===== flow/run.sh =====
#!/bin/bash
# the make line also repeats each setting of config.mk as NAME=value (left out here)
make -C /OpenROAD-flow-scripts/flow DESIGN_CONFIG=/design/flow/config.mk WORK_HOME=/design/flow/orfs CLKGATE_MAP_FILE= finish

===== flow/config.mk =====
export PLATFORM = sky130hd
export DESIGN_NAME = MBF
export DESIGN_NICKNAME = MBF
export VERILOG_FILES = /design/flow/design.v
export SDC_FILE = /design/flow/constraint.sdc
export NUM_CORES = 4
export LEC_CHECK = 0
export ABC_AREA = 0
export CAP_MARGIN = 20
export CORE_MARGIN = 7
export CORE_UTILIZATION = 54
export MIN_ROUTING_LAYER = met2
export PLACE_DENSITY_LB_ADDON = 0.18
export SETUP_SLACK_MARGIN = -0.16
export SLEW_MARGIN = 20

===== flow/constraint.sdc =====
create_clock -name core_clock -period 3.82 [get_ports {CLK}]
set_input_delay 0.7640 -clock core_clock [delete_from_list [all_inputs] [get_ports {CLK}]]
set_output_delay 0.7640 -clock core_clock [all_outputs]
set_load 0.01 [all_outputs]

===== flow/design.v =====
`timescale 1ns/10ps
module MBF(CLK, RESET, IN_VALID, IN_DATA, X_DATA, Y_DATA, OUT_VALID);
input   CLK;
input   RESET;
input   IN_VALID;
input       [12:0]  IN_DATA;
output  reg [12:0]  X_DATA;
output  reg [12:0]  Y_DATA;
output  reg         OUT_VALID;
reg [5:0] data_cnt;
reg [12:0] s[0:10];
reg [12:0] in_data;
reg [33:0] y_h[0:11];
reg [33:0] y_l[0:11];
wire [17:0] H0, H1, H2, H3, H4, H5, H6, H7, H8, H9, H10, H11;
wire [17:0] L0, L1, L2, L3, L4, L5, L6, L7, L8, L9, L10, L11;
assign H0 = 18'd110592;
assign H1 = 18'd77824;
assign H2 = 18'd20480;
assign H3 = 18'd36864;
assign H4 = 18'd86016;
assign H5 = 18'd69632;
assign H6 = 18'd65536;
assign H7 = 18'd77824;
assign H8 = 18'd45056;
assign H9 = 18'd49152;
assign H10 = 18'd65536;
assign H11 = 18'd126976;
assign L0 = 18'd57344;
assign L1 = 18'd16384;
assign L2 = 18'd12288;
assign L3 = 18'd4096;
assign L4 = 18'd65536;
assign L5 = 18'd57344;
assign L6 = 18'd114688;
assign L7 = 18'd65536;
assign L8 = 18'd126976;
assign L9 = 18'd114688;
assign L10 = 18'd126976;
assign L11 = 18'd69632;
always@(posedge RESET or posedge CLK)
begin
    if (RESET) begin
        in_data <= 13'b0;
        s[0] <= 13'b0;
		s[1] <= 13'b0;
		s[2] <= 13'b0;
		s[3] <= 13'b0;
		s[4] <= 13'b0;
		s[5] <= 13'b0;	
		s[6] <= 13'b0;
		s[7] <= 13'b0;
		s[8] <= 13'b0;
		s[9] <= 13'b0;
		s[10] <= 13'b0;
 		y_h[0] <= 34'b0;
		y_h[1] <= 34'b0;
		y_h[2] <= 34'b0;
		y_h[3] <= 34'b0;
		y_h[4] <= 34'b0;
		y_h[5] <= 34'b0;	
		y_h[6] <= 34'b0;
		y_h[7] <= 34'b0;
		y_h[8] <= 34'b0;
		y_h[9] <= 34'b0;
		y_h[10] <= 34'b0;
		y_h[11] <= 34'b0;
		y_l[0] <= 34'b0;
		y_l[1] <= 34'b0;
		y_l[2] <= 34'b0;
		y_l[3] <= 34'b0;
		y_l[4] <= 34'b0;
		y_l[5] <= 34'b0;	
		y_l[6] <= 34'b0;
		y_l[7] <= 34'b0;
		y_l[8] <= 34'b0;
		y_l[9] <= 34'b0;
		y_l[10] <= 34'b0;
		y_l[11] <= 34'b0;
    end else begin
        in_data <= (IN_VALID) ? IN_DATA : 13'b0;
		s[0] <= in_data;
		s[1] <= s[0];
		s[2] <= s[1];
		s[3] <= s[2];
		s[4] <= s[3];
		s[5] <= s[4];
		s[6] <= s[5];
		s[7] <= s[6];
		s[8] <= s[7];
		s[9] <= s[8];
		s[10] <= s[9];
		y_h[0] <= H0 * in_data;
		y_h[1] <= H1 * s[0];
        y_h[2] <= H2 * s[1];
        y_h[3] <= H3 * s[2];
        y_h[4] <= H4 * s[3];
        y_h[5] <= H5 * s[4];
        y_h[6] <= H6 * s[5];
        y_h[7] <= H7 * s[6];
        y_h[8] <= H8 * s[7];
        y_h[9] <= H9 * s[8];
        y_h[10] <= H10 * s[9];
        y_h[11] <= H11 * s[10];
		y_l[0] <= L0 * in_data;
		y_l[1] <= L1 * s[0];
        y_l[2] <= L2 * s[1];
        y_l[3] <= L3 * s[2];
        y_l[4] <= L4 * s[3];
        y_l[5] <= L5 * s[4];
        y_l[6] <= L6 * s[5];
        y_l[7] <= L7 * s[6];
        y_l[8] <= L8 * s[7];
        y_l[9] <= L9 * s[8];
        y_l[10] <= L10 * s[9];
        y_l[11] <= L11 * s[10];
    end
end
reg [12:0] fk_x;
reg [12:0] fk_y;
always @ (posedge RESET or posedge CLK)
begin
	if (RESET) begin
		X_DATA <= 13'b0;
		Y_DATA <= 13'b0;
		fk_x <= 13'b0;
		fk_y <= 13'b0;
		OUT_VALID <= 1'b0;
	end else begin
		fk_y <= (((y_h[0] + y_h[1] + y_h[2] + y_h[3] + y_h[4] + y_h[5] + y_h[6] + y_h[7] + y_h[8] + y_h[9] + y_h[10] + y_h[11]) >> 20) & 14'd1) ? 
				(((y_h[0] + y_h[1] + y_h[2] + y_h[3] + y_h[4] + y_h[5] + y_h[6] + y_h[7] + y_h[8] + y_h[9] + y_h[10] + y_h[11]) >> 20) + 1'b1) >> 1 :
				((y_h[0] + y_h[1] + y_h[2] + y_h[3] + y_h[4] + y_h[5] + y_h[6] + y_h[7] + y_h[8] + y_h[9] + y_h[10] + y_h[11]) >> 21);
		fk_x <= (((y_l[0] + y_l[1] + y_l[2] + y_l[3] + y_l[4] + y_l[5] + y_l[6] + y_l[7] + y_l[8] + y_l[9] + y_l[10] + y_l[11]) >> 20) & 14'd1) ? 
				(((y_l[0] + y_l[1] + y_l[2] + y_l[3] + y_l[4] + y_l[5] + y_l[6] + y_l[7] + y_l[8] + y_l[9] + y_l[10] + y_l[11]) >> 20) + 1'b1) >> 1 :
				((y_l[0] + y_l[1] + y_l[2] + y_l[3] + y_l[4] + y_l[5] + y_l[6] + y_l[7] + y_l[8] + y_l[9] + y_l[10] + y_l[11]) >> 21);
		X_DATA <= fk_x;
		Y_DATA <= fk_y;
		OUT_VALID <= (fk_x) ? 1'b1 : 1'b0;
	end
end
endmodule

==> flow_summary.json, run 1 <==
{
  "seq_area_frac_synth_pct": 32.20,
  "path_delay_family": "adder cells",
  "worst_pin_slew_ns": 0.9673,
  "chip_area_um2": 77840,
  "rsz0062_at_grt": "true",
  "ant_nets": 0,
  "crit_fanout": 3,
  "first_pass_iters": 6,
  "syn2layout_area_growth_pct": 22.33,
  "grtUsageTotal_pct": 37.20,
  "viasPerCell": 7.200,
  "syn_avg_cell_area_um2": 11.56,
  "slew_headroom_pct": 35.51,
  "grt_util_met2_pct": 44.24,
  "drc": 0,
  "via_count": 34410,
  "io_pins": 43,
  "dr.first_iter.drc_count": 4993,
  "grt_max_degree": 155,
  "grt_pass1_wl_um": 152600,
  "timing.hold.ws_ns": 0.3464,
  "topCellsByArea": "dfrtp_1 32%, fa_1 27%, ha_1 15%, inv_1 7.9%, xnor2_1 4.3%",
  "hold_path_class": "reg -> reg",
  "finalSetupTns_ns": -54.49,
  "min-delay-start": "fk_y[6]",
  "ctsHtreeMaxLevel": 2,
  "fp_nets": 4276,
  "worstPathRequired_ns": 4.35,
  "wirelength_um": 98090,
  "port_buffers": 42,
  "path_depth": 22,
  "synth.distinct_cells": 75,
  "maxCapViolCount": 0,
  "mux_share_pct": 0.02970,
  "cts_max_path_buffers": 3,
  "hpwl_um": 74250,
  "reg2reg_setup_slack_ns": -2.29,
  "die_h_um": 279.0,
  "clock_skew_ns": 0.01799,
  "synth_top_flop_cell": "dfrtp_1",
  "hold_viol": 0,
  "critPathLaunch": "y_h[8][17]",
  "synth_top_cell_by_count": "inv_1",
  "fp_util_pct": 54.90,
  "netlist_area_um2": 37920,
  "routedWlPerCell_um": 20.53,
  "yosysTopAreaCell": "dfrtp_1",
  "cts_tree": "done",
  "so_faults": "setup timing",
  "first_global_vias": 41350,
  "grt-busiest-layer": "met3",
  "reg2reg_depth": 22,
  "path_clk_slew_ns": 0.06,
  "status": "failed layout checks",
  "r2r-start": "y_h[8][17]",
  "critPathKind": "reg -> reg",
  "cp_num_buf_inv": 3,
  "yosys_warnings": 4,
  "r2r_end": "fk_y[11]",
  "synth_flop_count": 488,
  "met1_usage_pct": 0,
  "fmax_mhz": 163.7,
  "top_cells_by_count": "794 x inv_1, 515 x fa_1, 488 x dfrtp_1",
  "cts_root_buffer": "clkbuf_16",
  "pre_cts_slack_ns": -2.449,
  "min_delay_path_depth": 0,
  "setup_violations": 67,
  "use_met3_pct": 51.87,
  "compound_area_share_pct": 6.781,
  "finalCritPeriodShare_pct": 159.9,
  "edf_count": 0,
  "adder_share_pct": 42.53,
  "ys_cells": 3281,
  "critPathLaunchType": "flip-flop",
  "top_area_share_pct": 32.20,
  "hold_buffers": 0,
  "endpoint_kind": "flip-flop",
  "whs_endpoint": "Y_DATA[6]",
  "cts_made_buffers": 57,
  "synth-simple-area-share_pct": 4.847,
  "antenna_cells": 0,
  "synthTopLogicFamily": "adder cells",
  "syn_inst": 3281,
  "yosys.area_share.xor_xnor_pct": 5.679,
  "fin_nets": 4795,
  "ys_chip_area_um2": 37920,
  "gp_congestion": 0.9392,
  "die_w_um": 279.0,
  "cp_data_arrival_time_ns": 6.64,
  "rows": 96,
  "clock_latency_ns": 0.66,
  "path_cells": "fa_1 -> inv_1 -> fa_1 -> inv_2 -> fa_1 -> fa_1 -> fa_1 -> ha_4 -> a2111o_1 -> a21oi_4 -> nor2_4 -> a21oi_2 -> xnor2_1 -> ha_2 -> nand3_2 -> nand4b_1 -> buf_6 -> nor4_4 -> nand3b_1 -> nor4b_2 -> a211oi_2 -> xnor2_1",
  "grt.overflow.total": 0,
  "slowest_delay_ns": 0.55,
  "timing.final.ws_setup_ns": -2.288,
  "antenna_found_initial": 0,
  "warning_count": 62,
  "crit_top_cell": "fa_1",
  "synthArstFlopShare_pct": 100.0,
  "core_um2": 69070,
  "cpMaxStageDelayCell": "fa_1",
  "fin_crit_ns": 6.108,
  "slew_viol_final": 0,
  "cts_sinks": 488,
  "critPathCapture": "fk_y[11]"
}
final cells by class:
cell class	count	area, µm²
sequential	488	12210
multi-input combinational	1994	24270
tap	931	1165
fill	5095	22680
inverter	794	2984
clock buffer	80	1624
clock inverter	27	302.8
timing repair buffer	465	3832
stage by stage:
step / util (%) / instances / area, µm²
after floorplan: - / 3281 / 38080
after global placement: 61.48 / 4619 / 42460
after detailed placement: 61.48 / 4619 / 42460
after CTS: 65.66 / 4762 / 45350
after global routing: 67.16 / 4779 / 46390
final: 67.16 / 4779 / 46390
routing by layer:
metal	share of wire [%]	up-vias
met5	0.79	-
met4	7.9	34
met3	40	926
met2	51	9346
met1	0	12930
li1	-	11170
what timing repair did:
action | in CTS | in global routing
buffers inserted | 45 | 35
setup endpoints to repair | 59 | 89
pin swaps | 161 | 123
gates resized | 166 | 200
==> run 2, diff against run 1 <==
- ABC_AREA: 0 -> default
- CORE_MARGIN: 7 -> 2
- CORE_UTILIZATION: 54 -> 72
- MIN_ROUTING_LAYER: met2 -> default
- PLACE_DENSITY_LB_ADDON: 0.18 -> default
- SETUP_SLACK_MARGIN: -0.16 -> default
- TNS_END_PERCENT: default -> 10
- clock period: 3.82 -> 4.74 ns (I/O delays scaled with it)
==> run 2 against run 1 <==
  * Still fails the layout checks on setup timing
  * Non-clock buffer count fell by 167
  * Critical path depth did not move
  * Global-route usage down 1.4 points
  * Core utilization rose by 16 points
  * Cell area is 5.7% lower
  * Largest cell class unchanged
==> flow_summary.json, run 2 <==
{
  "yosys.area_share.xor_xnor_pct": 5.679,
  "mux_share_pct": 0.02970,
  "adder_share_pct": 42.53,
  "fin_nets": 4625,
  "min-delay-start": "fk_y[1]",
  "pre_cts_slack_ns": -1.621,
  "rows": 84,
  "crit_fanout": 3,
  "yosysTopAreaCell": "dfrtp_1",
  "chip_area_um2": 54520,
  "grt.overflow.total": 0,
  "edf_count": 0,
  "hold_viol": 0,
  "grt_pass1_wl_um": 146700,
  "whs_endpoint": "Y_DATA[1]",
  "slew_headroom_pct": 33.76,
  "antenna_found_initial": 0,
  "routedWlPerCell_um": 20.87,
  "syn_inst": 3281,
  "slowest_delay_ns": 0.58,
  "compound_area_share_pct": 6.781,
  "fp_nets": 4276,
  "finalCritPeriodShare_pct": 127.8,
  "fin_crit_ns": 6.058,
  "finalSetupTns_ns": -18.72,
  "slew_viol_final": 0,
  "r2r_end": "fk_x[11]",
  "hpwl_um": 71420,
  "path_delay_family": "adder cells",
  "synthArstFlopShare_pct": 100.0,
  "cp_num_buf_inv": 4,
  "clock_skew_ns": 0.01599,
  "drc": 0,
  "netlist_area_um2": 37920,
  "min_delay_path_depth": 0,
  "r2r-start": "s[7][2]",
  "topCellsByArea": "dfrtp_1 32%, fa_1 27%, ha_1 15%, inv_1 7.9%, xnor2_1 4.3%",
  "critPathLaunchType": "flip-flop",
  "warning_count": 66,
  "cp_data_arrival_time_ns": 6.55,
  "reg2reg_depth": 22,
  "fillers": 2964,
  "critPathKind": "reg -> reg",
  "synth-simple-area-share_pct": 4.847,
  "status": "failed layout checks",
  "hold_path_class": "reg -> reg",
  "synthTopLogicFamily": "adder cells",
  "cts_max_path_buffers": 3,
  "clock_latency_ns": 0.62,
  "grt_max_degree": 169,
  "cts_sinks": 488,
  "design_area_um2": 43750,
  "viasPerCell": 5.538,
  "top_cells_by_count": "794 x inv_1, 515 x fa_1, 488 x dfrtp_1",
  "cts_root_buffer": "clkbuf_16",
  "maxCapViolCount": 0,
  "ant_nets": 0,
  "synth_flop_count": 488,
  "syn_avg_cell_area_um2": 11.56,
  "ys_cells": 3281,
  "first_pass_iters": 5,
  "postLayoutCoreUtil_pct": 83.58,
  "gp_congestion": 0.8971,
  "critPathCapture": "fk_x[11]",
  "cpMaxStageDelayCell": "fa_1",
  "worstPathRequired_ns": 5.23,
  "hold_buffers": 0,
  "timing.final.ws_setup_ns": -1.318,
  "syn2layout_area_growth_pct": 15.37,
  "die_h_um": 233.5,
  "seq_area_frac_synth_pct": 32.20,
  "antenna_cells": 0,
  "die_w_um": 233.5,
  "ctsHtreeMaxLevel": 2,
  "synth.distinct_cells": 75,
  "reg2reg_setup_slack_ns": -1.32,
  "top_area_share_pct": 32.20,
  "critPathLaunch": "s[7][2]",
  "post_dp_cell_area_um2": 41030,
  "yosys_warnings": 4,
  "endpoint_kind": "flip-flop",
  "path_depth": 22,
  "crit_top_cell": "fa_1",
  "first_global_vias": 26790,
  "wirelength_um": 91060,
  "synth_top_flop_cell": "dfrtp_1",
  "ys_chip_area_um2": 37920,
  "via_count": 24160,
  "path_cells": "fa_1 -> inv_1 -> fa_1 -> inv_1 -> fa_1 -> fa_2 -> fa_2 -> ha_2 -> nand2_2 -> o21ai_4 -> buf_12 -> a21oi_4 -> xnor2_2 -> ha_2 -> nand2_2 -> a2111o_1 -> nor3b_2 -> buf_4 -> nand3b_4 -> o31a_1 -> or3_1 -> xor2_1",
  "grtUsageTotal_pct": 35.83,
  "core_um2": 52340,
  "dr.first_iter.drc_count": 1521,
  "setup_violations": 24,
  "rsz0062_at_grt": "true",
  "cts_tree": "done",
  "fmax_mhz": 165.1,
  "worst_pin_slew_ns": 0.9937,
  "fp_util_pct": 72.45,
  "so_faults": "setup timing",
  "synth_top_cell_by_count": "inv_1",
  "port_buffers": 42,
  "io_pins": 43,
  "cts_made_buffers": 54,
  "path_clk_slew_ns": 0.06
}
run 2: per-stage QoR:
stage                     std cells  hold WS, ns
after floorplan                3281       0.3312
after global placement         4246       0.3332
after detailed placement       4246       0.3355
after CTS                      4362       0.3491
after global routing           4363       0.3487
final                          4363       0.3492
run 2: cell type report:
| class | count | area (µm²) | area share [%] |
|---|---|---|---|
| timing repair buffer | 298 | 2435 | 5.566 |
| sequential | 488 | 12210 | 27.91 |
| clock inverter | 35 | 515.5 | 1.178 |
| clock buffer | 66 | 1468 | 3.355 |
| multi-input combinational | 1994 | 23270 | 53.20 |
| tap | 688 | 860.8 | 1.968 |
| inverter | 794 | 2984 | 6.821 |
run 2: routing by layer:
metal / GRT usage, % / routed length, µm / vias up
li1: - / - / 10930
met1: 49.70 / 38400 / 12430
met2: 57.90 / 44090 / 593
met3: 4.150 / 3973 / 220
met4: 15.84 / 4589 / 0
met5: 0 / 0 / -
run 2: repair_timing:
action,CTS,global route
resized,81,48
pin swaps,77,17
cloned,0,0
endpoints found under the setup margin,35,38
buffers inserted,16,3
==> run 3, diff against run 2 <==
- ABC_AREA: default -> 1
- CELL_PAD_IN_SITES_DETAIL_PLACEMENT: default -> 2
- CELL_PAD_IN_SITES_GLOBAL_PLACEMENT: default -> 1
- CORE_ASPECT_RATIO: default -> 1.89
- CORE_MARGIN: 2 -> 9
- CORE_UTILIZATION: 72 -> 25
- GPL_ROUTABILITY_DRIVEN: default -> 1
- HOLD_SLACK_MARGIN: default -> 0.11
- MAX_ROUTING_LAYER: default -> met5
- MIN_ROUTING_LAYER: default -> met1
- SETUP_SLACK_MARGIN: default -> 1.68
- SLEW_MARGIN: 20 -> 0
- TNS_END_PERCENT: 10 -> default
- clock period: 4.74 -> 7.53 ns (I/O delays scaled with it)
==> run 3 against run 2 <==
  * The run now finishes clean
  * Highest routed layer unchanged
  * First-iteration DRC count decreased by 42%
  * Non-clock buffer count decreased by 232
  * Cell area increased by 1.0%
  * Die area increased to 3.2 times the previous value
==> flow_summary.json, run 3 <==
{
  "adder_share_pct": 41.16,
  "first_global_vias": 32830,
  "syn2layout_area_growth_pct": 12.88,
  "top_cells_by_count": "896 x inv_1, 515 x fa_1, 488 x dfrtp_1",
  "clock_skew_ns": 0.03003,
  "routedWlPerCell_um": 23.08,
  "design_area_um2": 44200,
  "netlist_area_um2": 39150,
  "hold_path_class": "reg -> reg",
  "cts_root_buffer": "clkbuf_16",
  "io_pins": 43,
  "critPathCapture": "fk_y[7]",
  "slew_headroom_pct": 27.00,
  "hold_viol": 0,
  "core_um2": 155600,
  "rows": 199,
  "fin_nets": 4846,
  "endpoint_kind": "flip-flop",
  "grtUsageTotal_pct": 15.90,
  "r2r_end": "fk_y[7]",
  "post_dp_cell_area_um2": 42300,
  "reg2reg_depth": 21,
  "maxCapViolCount": 0,
  "worstPathRequired_ns": 8.11,
  "postLayoutCoreUtil_pct": 28.40,
  "wirelength_um": 136500,
  "slowest_delay_ns": 0.71,
  "warning_count": 63,
  "yosys_warnings": 4,
  "grt_pass1_wl_um": 203000,
  "min_delay_path_depth": 0,
  "synth-simple-area-share_pct": 7.583,
  "whs_endpoint": "Y_DATA[1]",
  "fin_crit_ns": 5.660,
  "slew_viol_final": 0,
  "first_pass_iters": 4,
  "syn_avg_cell_area_um2": 10.49,
  "cts_max_path_buffers": 3,
  "gp_congestion": 0.8821,
  "cp_data_arrival_time_ns": 6.24,
  "post_cts_buffers": 0,
  "ctsHtreeMaxLevel": 2,
  "ant_nets": 0,
  "synth_flop_count": 488,
  "ys_cells": 3734,
  "finalSetupTns_ns": 0,
  "critPathKind": "reg -> reg",
  "compound_area_share_pct": 6.292,
  "die_h_um": 562.1,
  "reg2reg_setup_slack_ns": 1.87,
  "r2r-start": "s[6][7]",
  "viasPerCell": 4.481,
  "synth_top_flop_cell": "dfrtp_1",
  "synth.distinct_cells": 43,
  "top_area_share_pct": 31.19,
  "cts_tree": "done",
  "status": "finished clean",
  "synth_top_cell_by_count": "inv_1",
  "synthArstFlopShare_pct": 100.0,
  "seq_area_frac_synth_pct": 31.19,
  "via_count": 26490,
  "hpwl_um": 117200,
  "yosysTopAreaCell": "dfrtp_1",
  "dr.first_iter.drc_count": 882,
  "path_clk_slew_ns": 0.07,
  "path_depth": 21,
  "antenna_found_initial": 4,
  "critPathLaunch": "s[6][7]",
  "fp_util_pct": 25.16,
  "mux_share_pct": 0,
  "path_cells": "fa_1 -> inv_1 -> fa_1 -> inv_1 -> fa_1 -> fa_1 -> inv_1 -> fa_1 -> inv_1 -> ha_1 -> nand2_1 -> o21ai_1 -> inv_1 -> nand3_2 -> xor2_4 -> nand3_2 -> nor2_4 -> nand3_1 -> nand2_1 -> nand2_1 -> inv_1",
  "cp_num_buf_inv": 6,
  "grt.overflow.total": 0,
  "crit_fanout": 5,
  "drc": 0,
  "port_buffers": 42,
  "fp_nets": 4729,
  "topCellsByArea": "dfrtp_1 31%, fa_1 26%, ha_1 15%, inv_1 8.6%, nand2_1 4.1%",
  "finalCritPeriodShare_pct": 75.17,
  "ys_chip_area_um2": 39150,
  "min-delay-start": "fk_y[1]",
  "crit_top_cell": "inv_1",
  "cts_made_buffers": 50,
  "die_w_um": 305.9,
  "rsz0062_at_grt": "true",
  "cts_sinks": 488,
  "synthTopLogicFamily": "adder cells",
  "edf_count": 0,
  "cpMaxStageDelayCell": "fa_1",
  "critPathLaunchType": "flip-flop",
  "syn_inst": 3734,
  "worst_pin_slew_ns": 1.091,
  "setup_violations": 0,
  "grt_max_degree": 147,
  "yosys.area_share.xor_xnor_pct": 5.164,
  "clock_latency_ns": 0.66,
  "path_delay_family": "adder cells",
  "chip_area_um2": 171900,
  "fmax_mhz": 176.7
}
==> run 3: what timing repair did <==
item                       4_1_cts  5_1_grt
setup endpoints to repair        0       15
resized                          0       42
hold buffers                     0        0
==> run 3: final cells by class <==
| class | count | area [µm²] |
|---|---|---|
| Tap cell | 2010 | 2515 |
| Clock buffer | 68 | 1410 |
| Timing Repair Buffer | 66 | 654.4 |
| Clock inverter | 23 | 331.6 |
| Sequential cell | 488 | 12240 |
| Multi-Input combinational cell | 2348 | 23640 |
| Inverter | 897 | 3371 |
| Fill cell | 16960 | 111400 |
| Antenna cell | 11 | 27.53 |
==> run 3: through the flow <==
| step | cells | hold slack (ns) | worst slack (ns) |
|---|---|---|---|
| 3_3_place_gp | 5807 | 0.3333 | 1.919 |
| 2_1_floorplan | 3734 | 0.3312 | -0.5926 |
| 5_1_grt | 5911 | 0.3567 | 1.656 |
| 3_5_place_dp | 5808 | 0.3379 | 1.727 |
| 4_1_cts | 5899 | 0.3517 | 1.724 |
| 6_report | 5911 | 0.3489 | 1.870 |
==> run 3: routing by layer <==
layer	up-vias	global-route usage (%)	share of wire, %
met2	434	33.14	59
met1	13920	12.15	28
met3	366	1.302	1.6
met4	0	15.26	12
met5	-	0	0
li1	11770	-	-
==> run 4, diff against run 3 <==
- ABC_AREA: 1 -> default
- CAP_MARGIN: 20 -> 5
- CELL_PAD_IN_SITES_DETAIL_PLACEMENT: 2 -> default
- CELL_PAD_IN_SITES_GLOBAL_PLACEMENT: 1 -> default
- CORE_ASPECT_RATIO: 1.89 -> default
- CORE_MARGIN: 9 -> 2
- CORE_UTILIZATION: 25 -> 16
- HOLD_SLACK_MARGIN: 0.11 -> default
- MAX_ROUTING_LAYER: met5 -> default
- MIN_ROUTING_LAYER: met1 -> default
- PLACE_DENSITY: default -> 0.86
- SETUP_SLACK_MARGIN: 1.68 -> 0.4
- SLEW_MARGIN: 0 -> 20
- clock period: 7.53 -> 5.59 ns (I/O delays scaled with it)
==> run 4 against run 3 <==
  * Now fails the layout checks on setup timing
  * Count of clock-buffer cells in the layout shrank 7
  * Critical path depth increased by 2
  * Non-clock buffer count increased by 190
  * Critical endpoint is now fk_y[11]
==> flow_summary.json, run 4 <==
{
  "drc": 0,
  "min_delay_path_depth": 0,
  "viasPerCell": 3.557,
  "mux_share_pct": 0.02970,
  "r2r-start": "y_h[8][17]",
  "dp_cells": 6649,
  "wirelength_um": 94890,
  "cts_max_path_buffers": 3,
  "fp_nets": 4276,
  "reg2reg_depth": 23,
  "cp_data_arrival_time_ns": 6.53,
  "top_cells_by_count": "794 x inv_1, 515 x fa_1, 488 x dfrtp_1",
  "endpoint_kind": "flip-flop",
  "grt_max_degree": 150,
  "cts_root_buffer": "clkbuf_16",
  "r2r_end": "fk_y[11]",
  "fin_crit_ns": 6.005,
  "crit_top_cell": "fa_1",
  "status": "failed layout checks",
  "warning_count": 66,
  "synth_flop_count": 488,
  "instances_no_fill": 6775,
  "cts_tree": "done",
  "gp_congestion": 0.8642,
  "netlist_area_um2": 37920,
  "die_w_um": 490.8,
  "hold_path_class": "reg -> reg",
  "finalSetupTns_ns": -2.791,
  "synthArstFlopShare_pct": 100.0,
  "syn2layout_area_growth_pct": 22.75,
  "flop_area_um2": 12210,
  "path_depth": 23,
  "chip_area_um2": 240900,
  "seq_area_frac_synth_pct": 32.20,
  "grt.overflow.total": 0,
  "yosys.area_share.xor_xnor_pct": 5.679,
  "yosysTopAreaCell": "dfrtp_1",
  "slowest_delay_ns": 0.56,
  "synthTopLogicFamily": "adder cells",
  "first_global_vias": 27030,
  "synth_top_cell_by_count": "inv_1",
  "via_count": 24100,
  "setup_violations": 12,
  "path_clk_slew_ns": 0.07,
  "yosys_warnings": 4,
  "hold_viol": 0,
  "adder_share_pct": 42.53,
  "critPathKind": "reg -> reg",
  "critPathLaunch": "y_h[8][17]",
  "synth.distinct_cells": 75,
  "fillers": 24750,
  "compound_area_share_pct": 6.781,
  "core_um2": 235400,
  "synth_top_flop_cell": "dfrtp_1",
  "worst_pin_slew_ns": 0.9159,
  "reg2reg_setup_slack_ns": -0.41,
  "first_pass_iters": 5,
  "cpMaxStageDelayCell": "fa_1",
  "crit_fanout": 3,
  "die_h_um": 490.8,
  "ys_chip_area_um2": 37920,
  "so_faults": "setup timing",
  "worstPathRequired_ns": 6.11,
  "ant_nets": 0,
  "rows": 178,
  "slew_headroom_pct": 38.94,
  "cts_made_buffers": 49,
  "clock_latency_ns": 0.65,
  "io_pins": 43,
  "syn_avg_cell_area_um2": 11.56,
  "fin_nets": 4578,
  "fmax_mhz": 166.5,
  "routedWlPerCell_um": 14.01,
  "slew_viol_final": 0,
  "cts_sinks": 488,
  "grt_pass1_wl_um": 150200,
  "fp_util_pct": 16.11,
  "timing.hold.ws_ns": 0.3510,
  "whs_endpoint": "Y_DATA[4]",
  "dr.first_iter.drc_count": 1608,
  "maxCapViolCount": 0,
  "topCellsByArea": "dfrtp_1 32%, fa_1 27%, ha_1 15%, inv_1 7.9%, xnor2_1 4.3%",
  "path_cells": "fa_1 -> inv_2 -> fa_1 -> inv_2 -> fa_1 -> fa_1 -> fa_1 -> ha_1 -> a2111o_1 -> a21oi_4 -> nor2_4 -> buf_12 -> xor2_2 -> ha_2 -> nand3_2 -> nand4b_1 -> buf_6 -> nor4_4 -> buf_4 -> nand3b_1 -> nor4b_2 -> a211oi_2 -> xnor2_1",
  "clock_skew_ns": 0.05677,
  "edf_count": 0,
  "timing.final.ws_setup_ns": -0.4149,
  "grtUsageTotal_pct": 7.871,
  "cp_num_buf_inv": 5,
  "antenna_found_initial": 1,
  "min-delay-start": "fk_y[4]",
  "syn_inst": 3281,
  "ys_cells": 3281,
  "hpwl_um": 73140,
  "rsz0062_at_grt": "true",
  "comb_area_um2": 23520,
  "finalCritPeriodShare_pct": 107.4,
  "path_delay_family": "adder cells",
  "critPathLaunchType": "flip-flop",
  "synth-simple-area-share_pct": 4.847,
  "critPathCapture": "fk_y[11]",
  "ctsHtreeMaxLevel": 2,
  "port_buffers": 42,
  "top_area_share_pct": 32.20
}
## run 4: area by class of cell
class,instances,area share [%]
Timing Repair Buffer,256,4.656
Tap cell,3150,8.467
Clock buffer,61,2.882
Sequential cell,488,26.24
Clock inverter,31,0.8225
Inverter,794,6.411
Multi-Input combinational cell,1994,50.52
Antenna cell,1,0.005376
## run 4: per-stage QoR
stage	setup slack, ns	cell area, µm²	util [%]
final	-0.4149	46550	19.77
after global routing	-0.5839	46550	19.77
after detailed placement	-0.6265	43750	18.58
after floorplan	-2.145	38020	-
after global placement	-0.4874	43750	18.58
after CTS	-0.4202	46150	19.61
## run 4: layer usage
| layer | GRT usage [%] | up-vias | part of all wire [%] |
|---|---|---|---|
| li1 | - | 10830 | - |
| met1 | 8.559 | 12300 | 36 |
| met2 | 14.21 | 683 | 52 |
| met3 | 0.8383 | 287 | 3.5 |
| met4 | 5.613 | 0 | 8.0 |
| met5 | 0 | - | 0 |
## run 4: what timing repair did
action / 4_1_cts / 5_1_grt
hold buffers: 0 / 0
buffers inserted: 19 / 14
pin swaps: 77 / 66
gates resized: 110 / 66
gates cloned: 0 / 0
setup endpoints to repair: 21 / 27
==> run 5, diff against run 4 <==
- ABC_AREA: default -> 1
- CAP_MARGIN: 5 -> 20
- CELL_PAD_IN_SITES_DETAIL_PLACEMENT: default -> 0
- CORE_ASPECT_RATIO: default -> 1.85
- CORE_UTILIZATION: 16 -> 72
- GPL_ROUTABILITY_DRIVEN: 1 -> default
- PLACE_DENSITY: 0.86 -> 0.66
- SETUP_SLACK_MARGIN: 0.4 -> 1.56
- clock period: 5.59 -> 6.87 ns (I/O delays scaled with it)
==> run 5 against run 4 <==
  * Now clean on timing, DRC and antenna
  * Critical path depth shrank 3
  * Non-clock buffer count down 113
  * Highest routed layer is now met5
==> flow_summary.json, run 5 <==
{
  "edf_count": 0,
  "critPathKind": "reg -> reg",
  "fp_util_pct": 72.52,
  "fp_nets": 4729,
  "critPathLaunchType": "flip-flop",
  "clock_skew_ns": 0.03231,
  "port_buffers": 42,
  "reg2reg_setup_slack_ns": 1.58,
  "cts_made_buffers": 48,
  "cts_max_path_buffers": 3,
  "rows": 116,
  "drc": 0,
  "synthArstFlopShare_pct": 100.0,
  "grtUsageTotal_pct": 40.38,
  "viasPerCell": 6.054,
  "fillers": 3106,
  "fin_nets": 4921,
  "top_area_share_pct": 31.19,
  "crit_top_cell": "inv_1",
  "mux_share_pct": 0,
  "critPathCapture": "fk_x[8]",
  "clock_latency_ns": 0.63,
  "ys_cells": 3734,
  "via_count": 28310,
  "hold_path_class": "reg -> reg",
  "min-delay-start": "fk_y[7]",
  "cts_tree": "done",
  "antenna_found_initial": 5,
  "core_um2": 53990,
  "synth-simple-area-share_pct": 7.583,
  "rsz0062_at_grt": "false",
  "yosys_warnings": 4,
  "slowest_delay_ns": 0.60,
  "fmax_mhz": 189.0,
  "synthTopLogicFamily": "adder cells",
  "path_depth": 20,
  "top_cells_by_count": "896 x inv_1, 515 x fa_1, 488 x dfrtp_1",
  "synth_top_cell_by_count": "inv_1",
  "ctsHtreeMaxLevel": 2,
  "wirelength_um": 115400,
  "postLayoutCoreUtil_pct": 80.93,
  "first_pass_iters": 7,
  "grt.overflow.total": 0,
  "path_clk_slew_ns": 0.07,
  "chip_area_um2": 56350,
  "instances_no_fill": 4677,
  "r2r_end": "fk_x[8]",
  "gp_congestion": 1.025,
  "comb_area_um2": 24190,
  "cp_data_arrival_time_ns": 5.78,
  "worst_pin_slew_ns": 1.329,
  "setup_violations": 0,
  "syn2layout_area_growth_pct": 11.61,
  "synth.distinct_cells": 43,
  "synth_top_flop_cell": "dfrtp_1",
  "yosysTopAreaCell": "dfrtp_1",
  "status": "finished clean",
  "die_h_um": 321.2,
  "slew_headroom_pct": 10.43,
  "first_global_vias": 30860,
  "cpMaxStageDelayCell": "fa_1",
  "crit_fanout": 5,
  "r2r-start": "s[4][7]",
  "cp_num_buf_inv": 5,
  "flop_area_um2": 12300,
  "worstPathRequired_ns": 7.36,
  "critPathLaunch": "s[4][7]",
  "syn_avg_cell_area_um2": 10.49,
  "topCellsByArea": "dfrtp_1 31%, fa_1 26%, ha_1 15%, inv_1 8.6%, nand2_1 4.1%",
  "min_delay_path_depth": 0,
  "warning_count": 66,
  "routedWlPerCell_um": 24.68,
  "cts_sinks": 488,
  "hold_buffers": 0,
  "path_cells": "fa_1 -> inv_1 -> fa_2 -> fa_1 -> inv_1 -> fa_1 -> inv_1 -> fa_1 -> inv_1 -> ha_4 -> a21o_1 -> o21bai_2 -> inv_1 -> nand2_1 -> nand2_2 -> nand3_4 -> nor2_2 -> nand2_1 -> o21ai_0 -> nand2_1",
  "syn_inst": 3734,
  "ant_nets": 0,
  "reg2reg_depth": 20,
  "grt_pass1_wl_um": 168000,
  "grt_max_degree": 129,
  "seq_area_frac_synth_pct": 31.19,
  "dp_cells": 4494,
  "slew_viol_final": 0,
  "die_w_um": 175.4,
  "synth_flop_count": 488,
  "maxCapViolCount": 0,
  "compound_area_share_pct": 6.292,
  "dr.first_iter.drc_count": 2347,
  "netlist_area_um2": 39150,
  "yosys.area_share.xor_xnor_pct": 5.164,
  "hold_viol": 0,
  "fin_crit_ns": 5.292,
  "finalCritPeriodShare_pct": 77.03,
  "endpoint_kind": "flip-flop",
  "io_pins": 43,
  "ys_chip_area_um2": 39150,
  "whs_endpoint": "Y_DATA[7]",
  "cts_root_buffer": "clkbuf_16",
  "path_delay_family": "adder cells",
  "adder_share_pct": 41.16,
  "hpwl_um": 86630
}
-- run 5: through the flow --
step | area, µm² | setup WS, ns | hold WS, ns | setup TNS, ns
4_1_cts | 42490 | 1.561 | 0.3499 | 0
5_1_grt | 43700 | 1.485 | 0.3621 | 0
6_report | 43700 | 1.578 | 0.3471 | 0
3_3_place_gp | 40590 | 1.315 | 0.3339 | 0
3_5_place_dp | 40590 | 1.236 | 0.3347 | 0
2_1_floorplan | 39160 | -1.121 | 0.3312 | -546.87
-- run 5: routing by layer --
metal | part of all wire (%) | GRT usage (%) | up-vias
li1 | - | - | 11970
met1 | 31 | 40.46 | 14120
met2 | 51 | 70.99 | 1517
met3 | 6.6 | 6.395 | 706
met4 | 12 | 37.12 | 2
met5 | 0.0069 | 0 | -
-- run 5: area by class of cell --
cell class,instances,share of cell area [%]
multi-input combinational,2348,55.36
sequential,488,28.16
inverter,897,7.714
clock buffer,58,2.972
timing repair buffer,143,2.812
tap,708,2.027
clock inverter,30,0.9306
antenna,5,0.02863
-- run 5: what timing repair did --
action / CTS / global route
gates resized: 63 / 152
pin swaps: 2 / 43
endpoints found under the setup margin: 16 / 19
buffers inserted: 6 / 84
==> run 6, diff against run 5 <==
- ABC_AREA: 1 -> default
- CELL_PAD_IN_SITES_DETAIL_PLACEMENT: 0 -> 2
- CORE_ASPECT_RATIO: 1.85 -> default
- CORE_MARGIN: 2 -> 4
- CORE_UTILIZATION: 72 -> 40
- PLACE_DENSITY: 0.66 -> default
- PLACE_DENSITY_LB_ADDON: default -> 0.02
- SETUP_SLACK_MARGIN: 1.56 -> default
- clock period: 6.87 -> 5.98 ns (I/O delays scaled with it)
==> run 6 against run 5 <==
  * Now fails the layout checks on setup timing
  * Critical path depth increased by 3
  * Highest routed layer is now met4
  * First-iteration DRC count down 64%
  * Core utilization is 34 points lower
==> flow_summary.json, run 6 <==
{
  "status": "failed layout checks",
  "so_faults": "setup timing",
  "syn2layout_area_growth_pct": 16.76,
  "rows": 112,
  "design_area_um2": 44270,
  "top_cells_by_count": "794 x inv_1, 515 x fa_1, 488 x dfrtp_1",
  "port_buffers": 42,
  "fp_nets": 4276,
  "slew_headroom_pct": 20.68,
  "yosys_warnings": 4,
  "adder_share_pct": 42.53,
  "path_clk_slew_ns": 0.06,
  "seq_area_frac_synth_pct": 32.20,
  "postLayoutCoreUtil_pct": 47.22,
  "ys_chip_area_um2": 37920,
  "critPathLaunchType": "flip-flop",
  "io_pins": 43,
  "fillers": 9333,
  "first_pass_iters": 4,
  "edf_count": 0,
  "path_depth": 23,
  "timing.final.ws_setup_ns": -0.2234,
  "syn_inst": 3281,
  "finalCritPeriodShare_pct": 103.7,
  "grt_pass1_wl_um": 178600,
  "cp_num_buf_inv": 4,
  "synthTopLogicFamily": "adder cells",
  "comb_area_um2": 23260,
  "synth_flop_count": 488,
  "synth_top_flop_cell": "dfrtp_1",
  "cpMaxStageDelayCell": "fa_1",
  "core_um2": 93750,
  "warning_count": 63,
  "critPathKind": "reg -> reg",
  "crit_fanout": 3,
  "wirelength_um": 113000,
  "hpwl_um": 91920,
  "endpoint_kind": "flip-flop",
  "antenna_found_initial": 0,
  "drc": 0,
  "synth-simple-area-share_pct": 4.847,
  "compound_area_share_pct": 6.781,
  "top_area_share_pct": 32.20,
  "r2r_end": "fk_y[11]",
  "reg2reg_depth": 23,
  "slew_viol_final": 0,
  "maxCapViolCount": 0,
  "path_cells": "inv_2 -> fa_1 -> inv_2 -> fa_1 -> fa_1 -> fa_1 -> fa_1 -> ha_1 -> a2111o_1 -> a21oi_4 -> buf_6 -> nor2_4 -> a21oi_2 -> xnor2_2 -> ha_2 -> nand3_2 -> nand4b_1 -> buf_6 -> nor4_4 -> nand3b_1 -> nor4b_2 -> a211oi_2 -> xnor2_1",
  "viasPerCell": 4.874,
  "fin_nets": 4574,
  "cp_data_arrival_time_ns": 6.70,
  "path_delay_family": "adder cells",
  "rsz0062_at_grt": "true",
  "die_h_um": 315.9,
  "synthArstFlopShare_pct": 100.0,
  "cts_made_buffers": 66,
  "synth_top_cell_by_count": "inv_1",
  "cts_tree": "done",
  "worstPathRequired_ns": 6.48,
  "cts_sinks": 488,
  "yosys.area_share.xor_xnor_pct": 5.679,
  "hold_path_class": "reg -> reg",
  "gp_congestion": 0.8030,
  "routedWlPerCell_um": 23.15,
  "synth.distinct_cells": 75,
  "ctsHtreeMaxLevel": 3,
  "fp_util_pct": 40.45,
  "r2r-start": "y_h[3][17]",
  "ant_nets": 0,
  "first_global_vias": 29110,
  "die_w_um": 315.9,
  "syn_avg_cell_area_um2": 11.56,
  "fin_crit_ns": 6.203,
  "ys_cells": 3281,
  "yosysTopAreaCell": "dfrtp_1",
  "flop_area_um2": 12210,
  "slowest_delay_ns": 0.57,
  "critPathLaunch": "y_h[3][17]",
  "reg2reg_setup_slack_ns": -0.22,
  "grt_max_degree": 139,
  "cts_root_buffer": "clkbuf_16",
  "min_delay_path_depth": 0,
  "mux_share_pct": 0.02970,
  "post_dp_cell_area_um2": 41230,
  "setup_violations": 3,
  "min-delay-start": "fk_y[2]",
  "clock_skew_ns": 0.01846,
  "clock_latency_ns": 0.63,
  "topCellsByArea": "dfrtp_1 32%, fa_1 27%, ha_1 15%, inv_1 7.9%, xnor2_1 4.3%",
  "via_count": 23800,
  "whs_endpoint": "Y_DATA[2]",
  "cts_max_path_buffers": 3,
  "dr.first_iter.drc_count": 844,
  "crit_top_cell": "fa_1",
  "grtUsageTotal_pct": 23.72,
  "fmax_mhz": 161.2,
  "chip_area_um2": 99790,
  "critPathCapture": "fk_y[11]",
  "netlist_area_um2": 37920,
  "grt.overflow.total": 0,
  "worst_pin_slew_ns": 1.175,
  "hold_viol": 0
}
run 6: metrics by stage:
step	hold slack, ns	TNS [ns]	setup WS [ns]	std cells
finish	0.3466	-0.3044	-0.2234	4882
CTS	0.3530	-0.1158	-0.1061	4871
floorplan	0.3312	-894.32	-1.833	3281
global route	0.3594	-1.091	-0.4076	4881
detailed placement	0.3370	-1.726	-0.4106	4741
global placement	0.3335	-0.4640	-0.1847	4741
run 6: layout make-up:
class	instances	area share, %
multi-input combinational	1994	52.54
sequential	488	27.58
inverter	794	6.740
timing repair buffer	235	4.477
clock buffer	89	4.245
tap	1254	3.544
clock inverter	27	0.8620
antenna	1	0.005652
run 6: timing repair:
item / 4_1_cts / 5_1_grt
setup buffers: 15 / 10
resized: 67 / 60
hold buffers: 0 / 0
endpoints found under the setup margin: 10 / 10
pin swaps: 84 / 44
run 6: layer usage:
layer | share of wire, % | vias to the layer above | GRT usage [%]
li1 | - | 10800 | -
met1 | 45 | 12700 | 32.02
met2 | 51 | 186 | 41.68
met3 | 2.1 | 117 | 2.301
met4 | 2.0 | 0 | 5.118
met5 | 0 | - | 0
==> run 7, diff against run 6 <==
- ABC_AREA: default -> 1
- CAP_MARGIN: 20 -> 5
- CELL_PAD_IN_SITES_DETAIL_PLACEMENT: 2 -> 0
- CORE_ASPECT_RATIO: default -> 0.87
- CORE_MARGIN: 4 -> 2
- CORE_UTILIZATION: 40 -> 72
- CTS_CLUSTER_SIZE: default -> 72
- PLACE_DENSITY: default -> 0.37
- PLACE_DENSITY_LB_ADDON: 0.02 -> default
- SETUP_SLACK_MARGIN: default -> 1.19
- clock period: 5.98 -> 5.16 ns (I/O delays scaled with it)
==> run 7 against run 6 <==
  * The run now finishes clean
  * Cell count shrank 1.9%
  * Maximum frequency rose by 22%
  * Synthesized cell count rose by 14%
  * Largest cell class unchanged
  * Sequential share of layout area shrank 0.66 points
  * Count of clock-buffer cells in the layout decreased by 18
  * Critical path depth increased by 1
  * Critical path type unchanged
  * Setup slack better by 0.32 ns
  * Non-clock buffer count down 4
==> flow_summary.json, run 7 <==
{
  "status": "finished clean",
  "post_dp_cell_area_um2": 41510,
  "design_area_um2": 45380,
  "synthArstFlopShare_pct": 100.0,
  "top_area_share_pct": 31.19,
  "hpwl_um": 84370,
  "clock_latency_ns": 0.63,
  "first_global_vias": 29750,
  "slew_viol_final": 0,
  "setup_violations": 0,
  "fillers": 2925,
  "reg2reg_depth": 24,
  "chip_area_um2": 56260,
  "hold_buffers": 0,
  "min_delay_path_depth": 0,
  "whs_endpoint": "Y_DATA[4]",
  "top_cells_by_count": "896 x inv_1, 515 x fa_1, 488 x dfrtp_1",
  "cts_root_buffer": "clkbuf_16",
  "adder_share_pct": 41.16,
  "viasPerCell": 5.862,
  "reg2reg_setup_slack_ns": 0.09,
  "cts_max_path_buffers": 3,
  "compound_area_share_pct": 6.292,
  "rows": 79,
  "critPathLaunchType": "flip-flop",
  "yosysTopAreaCell": "dfrtp_1",
  "yosys_warnings": 4,
  "warning_count": 66,
  "yosys.area_share.xor_xnor_pct": 5.164,
  "edf_count": 0,
  "grt_pass1_wl_um": 167900,
  "synth_flop_count": 488,
  "finalCritPeriodShare_pct": 98.20,
  "path_clk_slew_ns": 0.07,
  "via_count": 28070,
  "worst_pin_slew_ns": 0.8396,
  "r2r_end": "fk_x[11]",
  "min-delay-start": "fk_y[4]",
  "endpoint_kind": "flip-flop",
  "antenna_cells": 0,
  "cpMaxStageDelayCell": "fa_1",
  "wirelength_um": 109600,
  "fp_util_pct": 73.08,
  "first_pass_iters": 7,
  "syn_avg_cell_area_um2": 10.49,
  "io_pins": 43,
  "syn2layout_area_growth_pct": 15.90,
  "core_um2": 53570,
  "synth_top_flop_cell": "dfrtp_1",
  "netlist_area_um2": 39150,
  "fin_crit_ns": 5.067,
  "path_depth": 24,
  "die_h_um": 221.5,
  "synth-simple-area-share_pct": 7.583,
  "topCellsByArea": "dfrtp_1 31%, fa_1 26%, ha_1 15%, inv_1 8.6%, nand2_1 4.1%",
  "drc": 0,
  "critPathKind": "reg -> reg",
  "critPathCapture": "fk_x[11]",
  "synth.distinct_cells": 43,
  "port_buffers": 42,
  "antenna_found_initial": 6,
  "seq_area_frac_synth_pct": 31.19,
  "fp_nets": 4729,
  "ant_nets": 0,
  "grtUsageTotal_pct": 39.96,
  "routedWlPerCell_um": 22.89,
  "critPathLaunch": "y_l[8][16]",
  "mux_share_pct": 0,
  "maxCapViolCount": 0,
  "syn_inst": 3734,
  "instances_no_fill": 4789,
  "cts_tree": "done",
  "ctsHtreeMaxLevel": 2,
  "gp_congestion": 1.036,
  "ys_cells": 3734,
  "grt_max_degree": 121,
  "dp_cells": 4602,
  "hold_viol": 0,
  "hold_path_class": "reg -> reg",
  "slew_headroom_pct": 43.43,
  "worstPathRequired_ns": 5.73,
  "slowest_delay_ns": 0.56,
  "path_delay_family": "adder cells",
  "cp_data_arrival_time_ns": 5.64,
  "rsz0062_at_grt": "true",
  "cp_num_buf_inv": 5,
  "dr.first_iter.drc_count": 2898,
  "die_w_um": 254.0,
  "cts_sinks": 488,
  "fin_nets": 5014,
  "r2r-start": "y_l[8][16]",
  "synth_top_cell_by_count": "inv_1",
  "clock_skew_ns": 0.02824,
  "crit_fanout": 5,
  "postLayoutCoreUtil_pct": 84.70,
  "grt.overflow.total": 0,
  "ys_chip_area_um2": 39150,
  "fmax_mhz": 197.3,
  "synthTopLogicFamily": "adder cells",
  "path_cells": "fa_1 -> inv_1 -> fa_1 -> inv_1 -> fa_1 -> inv_1 -> fa_1 -> inv_1 -> fa_2 -> ha_4 -> buf_4 -> nand2_2 -> nand2_4 -> nand2_4 -> nand2_4 -> nand2_1 -> and2_4 -> ha_4 -> nand3_4 -> nor2_4 -> nand2_2 -> nor2_2 -> nand2_1 -> nand2_1",
  "cts_made_buffers": 53
}
## run 7: area by class of cell
| class | instances | area, µm² | area share [%] |
|---|---|---|---|
| Clock buffer | 71 | 1454 | 3.204 |
| Sequential cell | 488 | 12220 | 26.92 |
| Tap cell | 729 | 912.1 | 2.010 |
| Multi-Input combinational cell | 2348 | 25120 | 55.35 |
| Inverter | 897 | 3373 | 7.434 |
| Timing Repair Buffer | 231 | 1969 | 4.340 |
| Clock inverter | 25 | 335.3 | 0.7389 |
## run 7: stage by stage
step	hold slack, ns	worst slack (ns)	TNS [ns]
2_1_floorplan	0.3312	-2.489	-1214.45
3_3_place_gp	0.3326	0.04153	0
3_5_place_dp	0.3395	-0.05241	-0.1321
4_1_cts	0.3533	0.1565	0
5_1_grt	0.3537	-0.08701	-0.1737
6_report	0.3516	0.09282	0
## run 7: timing repair
action,CTS,global route
gates resized,229,169
cloned,0,0
pin swaps,168,166
buffers inserted,52,39
endpoints found under the setup margin,44,39
## run 7: routing by layer
layer / global-route usage, % / up-vias / wire [µm]
met5: 0 / - / 58
met4: 17.15 / 10 / 5904
met3: 10.23 / 364 / 11540
met2: 59.15 / 1499 / 49070
met1: 56.79 / 14070 / 43060
li1: - / 12140 / -
==> run 8, diff against run 7 <==
- ABC_AREA: 1 -> default
- CAP_MARGIN: 5 -> 15
- CORE_ASPECT_RATIO: 0.87 -> 1.18
- CTS_CLUSTER_SIZE: 72 -> default
- PLACE_DENSITY: 0.37 -> default
- SETUP_SLACK_MARGIN: 1.19 -> 0.66
- clock period: 5.16 -> 5.19 ns (I/O delays scaled with it)
==> run 8 against run 7 <==
  * Via count is 13% lower
  * Cell count fell by 8.5%
  * First-iteration DRC count is 49% lower
  * The layout now fails its checks (setup timing)
  * Critical endpoint is now fk_y[11]
  * Worst hold slack got worse by 0.0040 ns
  * Setup slack got worse by 1.0 ns
  * Critical path type unchanged
  * Clock skew increased by 0.00089 ns
  * Maximum frequency fell by 17%
  * Register-to-register slack got worse by 1.0 ns
==> flow_summary.json, run 8 <==
{
  "status": "failed layout checks",
  "so_faults": "setup timing",
  "hold_path_class": "reg -> reg",
  "path_delay_family": "adder cells",
  "drc": 0,
  "critPathKind": "reg -> reg",
  "dp_cells": 4215,
  "grtUsageTotal_pct": 36.34,
  "top_area_share_pct": 32.20,
  "slowest_delay_ns": 0.55,
  "topCellsByArea": "dfrtp_1 32%, fa_1 27%, ha_1 15%, inv_1 7.9%, xnor2_1 4.3%",
  "synth_flop_count": 488,
  "viasPerCell": 5.591,
  "grt_pass1_wl_um": 149400,
  "warning_count": 65,
  "ys_cells": 3281,
  "clock_skew_ns": 0.02913,
  "yosys_warnings": 4,
  "first_global_vias": 27170,
  "ant_nets": 0,
  "chip_area_um2": 54520,
  "path_depth": 22,
  "syn_inst": 3281,
  "dr.first_iter.drc_count": 1480,
  "gp_congestion": 0.9226,
  "synth_top_cell_by_count": "inv_1",
  "first_pass_iters": 6,
  "io_pins": 43,
  "r2r-start": "y_h[7][17]",
  "cpMaxStageDelayCell": "fa_1",
  "antenna_cells": 0,
  "fin_crit_ns": 6.114,
  "fin_nets": 4639,
  "synth.distinct_cells": 75,
  "path_clk_slew_ns": 0.07,
  "critPathLaunchType": "flip-flop",
  "worst_pin_slew_ns": 0.9283,
  "synthTopLogicFamily": "adder cells",
  "hpwl_um": 72250,
  "via_count": 24490,
  "netlist_area_um2": 37920,
  "grt_max_degree": 141,
  "crit_top_cell": "fa_1",
  "synthArstFlopShare_pct": 100.0,
  "port_buffers": 42,
  "fp_nets": 4276,
  "cp_num_buf_inv": 3,
  "syn_avg_cell_area_um2": 11.56,
  "synth_top_flop_cell": "dfrtp_1",
  "whs_endpoint": "Y_DATA[6]",
  "rsz0062_at_grt": "true",
  "mux_share_pct": 0.02970,
  "fmax_mhz": 163.6,
  "crit_fanout": 3,
  "cts_sinks": 488,
  "rows": 91,
  "setup_violations": 20,
  "synth-simple-area-share_pct": 4.847,
  "adder_share_pct": 42.53,
  "instances_no_fill": 4381,
  "routedWlPerCell_um": 21.87,
  "syn2layout_area_growth_pct": 17.27,
  "timing.final.ws_setup_ns": -0.9243,
  "core_um2": 52150,
  "critPathLaunch": "y_h[7][17]",
  "yosysTopAreaCell": "dfrtp_1",
  "compound_area_share_pct": 6.781,
  "slew_viol_final": 0,
  "fillers": 2730,
  "reg2reg_setup_slack_ns": -0.92,
  "antenna_found_initial": 0,
  "ys_chip_area_um2": 37920,
  "hold_viol": 0,
  "cts_made_buffers": 52,
  "r2r_end": "fk_y[11]",
  "top_cells_by_count": "794 x inv_1, 515 x fa_1, 488 x dfrtp_1",
  "wirelength_um": 95820,
  "seq_area_frac_synth_pct": 32.20,
  "finalSetupTns_ns": -9.847,
  "cp_data_arrival_time_ns": 6.61,
  "die_h_um": 253.3,
  "cts_max_path_buffers": 3,
  "reg2reg_depth": 22,
  "yosys.area_share.xor_xnor_pct": 5.679,
  "die_w_um": 215.3,
  "worstPathRequired_ns": 5.69,
  "postLayoutCoreUtil_pct": 85.27,
  "slew_headroom_pct": 37.54,
  "fp_util_pct": 72.71,
  "clock_latency_ns": 0.62,
  "critPathCapture": "fk_y[11]",
  "maxCapViolCount": 0,
  "cts_root_buffer": "clkbuf_16",
  "min_delay_path_depth": 0,
  "finalCritPeriodShare_pct": 117.8,
  "min-delay-start": "fk_y[6]",
  "edf_count": 0,
  "path_cells": "fa_1 -> inv_2 -> fa_1 -> inv_2 -> fa_1 -> fa_1 -> fa_1 -> ha_1 -> a2111o_1 -> a21oi_4 -> nor2_4 -> a21oi_2 -> xnor2_1 -> ha_2 -> nand3_2 -> nand4b_1 -> buf_6 -> nor4_4 -> and3b_1 -> o311ai_1 -> a211oi_2 -> xnor2_1",
  "ctsHtreeMaxLevel": 2,
  "grt.overflow.total": 0,
  "cts_tree": "done",
  "endpoint_kind": "flip-flop",
  "hold_buffers": 0
}
[run 8: layout make-up]
type	instances	area, µm²	share of cell area (%)
clock buffers	69	1496	3.365
clock inverters	25	356.6	0.8019
inverters	794	2984	6.711
multi-input cells	1994	23860	53.66
flip-flops and latches	488	12220	27.47
well taps	697	872.1	1.961
repair buffers	314	2681	6.030
[run 8: timing repair]
action | CTS | global route
gates resized | 155 | 112
pin swaps | 133 | 93
setup endpoints to repair | 41 | 45
setup buffers | 46 | 26
[run 8: metal layers]
metal | up-vias | wire length [µm] | GRT usage (%)
met1 | 12550 | 37420 | 46.91
met4 | 0 | 6489 | 20.39
met2 | 716 | 47670 | 60.42
met3 | 274 | 4247 | 4.625
li1 | 10960 | - | -
met5 | - | 0 | 0
[run 8: per-stage QoR]
| stage | area [µm²] | setup WS (ns) | hold WS, ns |
|---|---|---|---|
| after floorplan | 38040 | -2.465 | 0.3312 |
| after global placement | 40850 | -0.9018 | 0.3317 |
| after detailed placement | 40850 | -1.034 | 0.3364 |
| after CTS | 43760 | -0.8715 | 0.3499 |
| after global routing | 44470 | -1.132 | 0.3603 |
| final | 44470 | -0.9243 | 0.3476 |
==> run 9, diff against run 8 <==
- CAP_MARGIN: 15 -> 35
- CELL_PAD_IN_SITES_DETAIL_PLACEMENT: 0 -> default
- CELL_PAD_IN_SITES_GLOBAL_PLACEMENT: default -> 2
- CORE_ASPECT_RATIO: 1.18 -> default
- CORE_UTILIZATION: 72 -> 21
- CTS_CLUSTER_DIAMETER: default -> 41
- CTS_CLUSTER_SIZE: default -> 24
- GPL_ROUTABILITY_DRIVEN: default -> 0
- GPL_TIMING_DRIVEN: default -> 0
- HOLD_SLACK_MARGIN: default -> 0.22
- MAX_ROUTING_LAYER: default -> met5
- MIN_ROUTING_LAYER: default -> met2
- SETUP_SLACK_MARGIN: 0.66 -> -0.08
- TNS_END_PERCENT: default -> 25
- clock period: 5.19 -> 3.71 ns (I/O delays scaled with it)
==> run 9 against run 8 <==
  * Still fails the layout checks on setup timing
  * Register-to-register slack got worse by 1.6 ns
  * Core utilization decreased by 58 points
  * Critical path type unchanged
  * Non-clock buffer count decreased by 112
  * Largest cell class unchanged
==> flow_summary.json, run 9 <==
{
  "chip_area_um2": 184000,
  "grtUsageTotal_pct": 17.84,
  "r2r_end": "fk_y[3]",
  "first_pass_iters": 7,
  "compound_area_share_pct": 6.781,
  "grt_pass1_wl_um": 162200,
  "pre_cts_slack_ns": -3.506,
  "reg2reg_depth": 28,
  "synth_top_cell_by_count": "inv_1",
  "synth-simple-area-share_pct": 4.847,
  "fp_nets": 4276,
  "cts_sinks": 488,
  "hold_buffers": 0,
  "ctsHtreeMaxLevel": 3,
  "mux_share_pct": 0.02970,
  "cp_num_buf_inv": 11,
  "rows": 155,
  "cts_root_buffer": "clkbuf_16",
  "timing.final.ws_setup_ns": -2.479,
  "so_faults": "setup timing",
  "grt_max_degree": 34,
  "top_layer": "met5",
  "syn2layout_area_growth_pct": 26.71,
  "whs_endpoint": "Y_DATA[9]",
  "maxCapViolCount": 0,
  "status": "failed layout checks",
  "slowest_delay_ns": 0.57,
  "path_depth": 28,
  "core_um2": 179000,
  "warning_count": 60,
  "finalCritPeriodShare_pct": 166.8,
  "path_delay_family": "adder cells",
  "endpoint_kind": "flip-flop",
  "fp_util_pct": 21.18,
  "ys_cells": 3281,
  "clock_latency_ns": 0.73,
  "wl_met1_um": 0,
  "crit_top_cell": "buf_6",
  "syn_inst": 3281,
  "dr.first_iter.drc_count": 2462,
  "grt.overflow.total": 0,
  "worstPathRequired_ns": 4.29,
  "timing.hold.ws_ns": 0.3426,
  "met3_length_um": 44030,
  "topCellsByArea": "dfrtp_1 32%, fa_1 27%, ha_1 15%, inv_1 7.9%, xnor2_1 4.3%",
  "routedWlPerCell_um": 17.65,
  "flop_area_um2": 12330,
  "fmax_mhz": 161.6,
  "min-delay-start": "fk_y[9]",
  "yosys.area_share.xor_xnor_pct": 5.679,
  "yosys_warnings": 4,
  "top_cells_by_count": "794 x inv_1, 515 x fa_1, 488 x dfrtp_1",
  "setup_violations": 59,
  "critPathKind": "reg -> reg",
  "fillers": 18640,
  "hold_path_class": "reg -> reg",
  "viasPerCell": 5.357,
  "rsz0062_at_grt": "true",
  "critPathLaunch": "s[6][1]",
  "cts_max_path_buffers": 3,
  "top_area_share_pct": 32.20,
  "post_dp_cell_area_um2": 41670,
  "finalSetupTns_ns": -60.09,
  "die_h_um": 428.9,
  "adder_share_pct": 42.53,
  "die_w_um": 428.9,
  "slew_viol_final": 0,
  "reg2reg_setup_slack_ns": -2.48,
  "cp_data_arrival_time_ns": 6.77,
  "cts_made_buffers": 96,
  "hold_viol": 0,
  "edf_count": 0,
  "min_delay_path_depth": 0,
  "first_global_vias": 39910,
  "ant_nets": 0,
  "synth_flop_count": 488,
  "worst_pin_slew_ns": 0.8977,
  "critPathLaunchType": "flip-flop",
  "synthTopLogicFamily": "adder cells",
  "slew_headroom_pct": 40.16,
  "antenna_found_initial": 3,
  "clock_skew_ns": 0.03613,
  "r2r-start": "s[6][1]",
  "critPathCapture": "fk_y[3]",
  "hpwl_um": 77900,
  "ys_chip_area_um2": 37920,
  "netlist_area_um2": 37920,
  "fin_crit_ns": 6.189,
  "seq_area_frac_synth_pct": 32.20,
  "comb_area_um2": 24230,
  "wirelength_um": 106200,
  "via_count": 32230,
  "port_buffers": 42,
  "yosysTopAreaCell": "dfrtp_1",
  "drc": 0,
  "io_pins": 43,
  "path_clk_slew_ns": 0.06,
  "crit_fanout": 3,
  "synth_top_flop_cell": "dfrtp_1",
  "syn_avg_cell_area_um2": 11.56,
  "synth.distinct_cells": 75,
  "synthArstFlopShare_pct": 100.0,
  "cpMaxStageDelayCell": "fa_1",
  "design_area_um2": 48050,
  "cts_tree": "done",
  "fin_nets": 4571,
  "wl_met2_um": 58160
}
==> run 9: layout make-up <==
class                   count  share of cell area (%)
multi-input cells        1994                   50.43
flip-flops and latches    488                   25.66
inverters                 794                   6.211
well taps                2355                   6.133
clock buffers             112                   5.417
repair buffers            200                   4.206
clock inverters            69                   1.896
plain buffers               2                 0.03125
diodes                      2                 0.01042
==> run 9: layer usage <==
| metal | GRT usage, % | up-vias |
|---|---|---|
| li1 | - | 10770 |
| met1 | - | 12510 |
| met2 | 21.00 | 8633 |
| met3 | 24.71 | 307 |
| met4 | 3.313 | 12 |
| met5 | 0.8067 | - |
==> run 9: through the flow <==
stage,instances,util (%)
detailed placement,5696,23.28
global route,6014,26.84
global placement,5678,23.07
CTS,5986,26.41
finish,6016,26.84
floorplan,3281,-
==> run 9: timing repair <==
item                       4_1_cts  5_1_grt
pin swaps                      133      103
setup buffers                  117       32
setup endpoints to repair       85       97
resized                        336      157
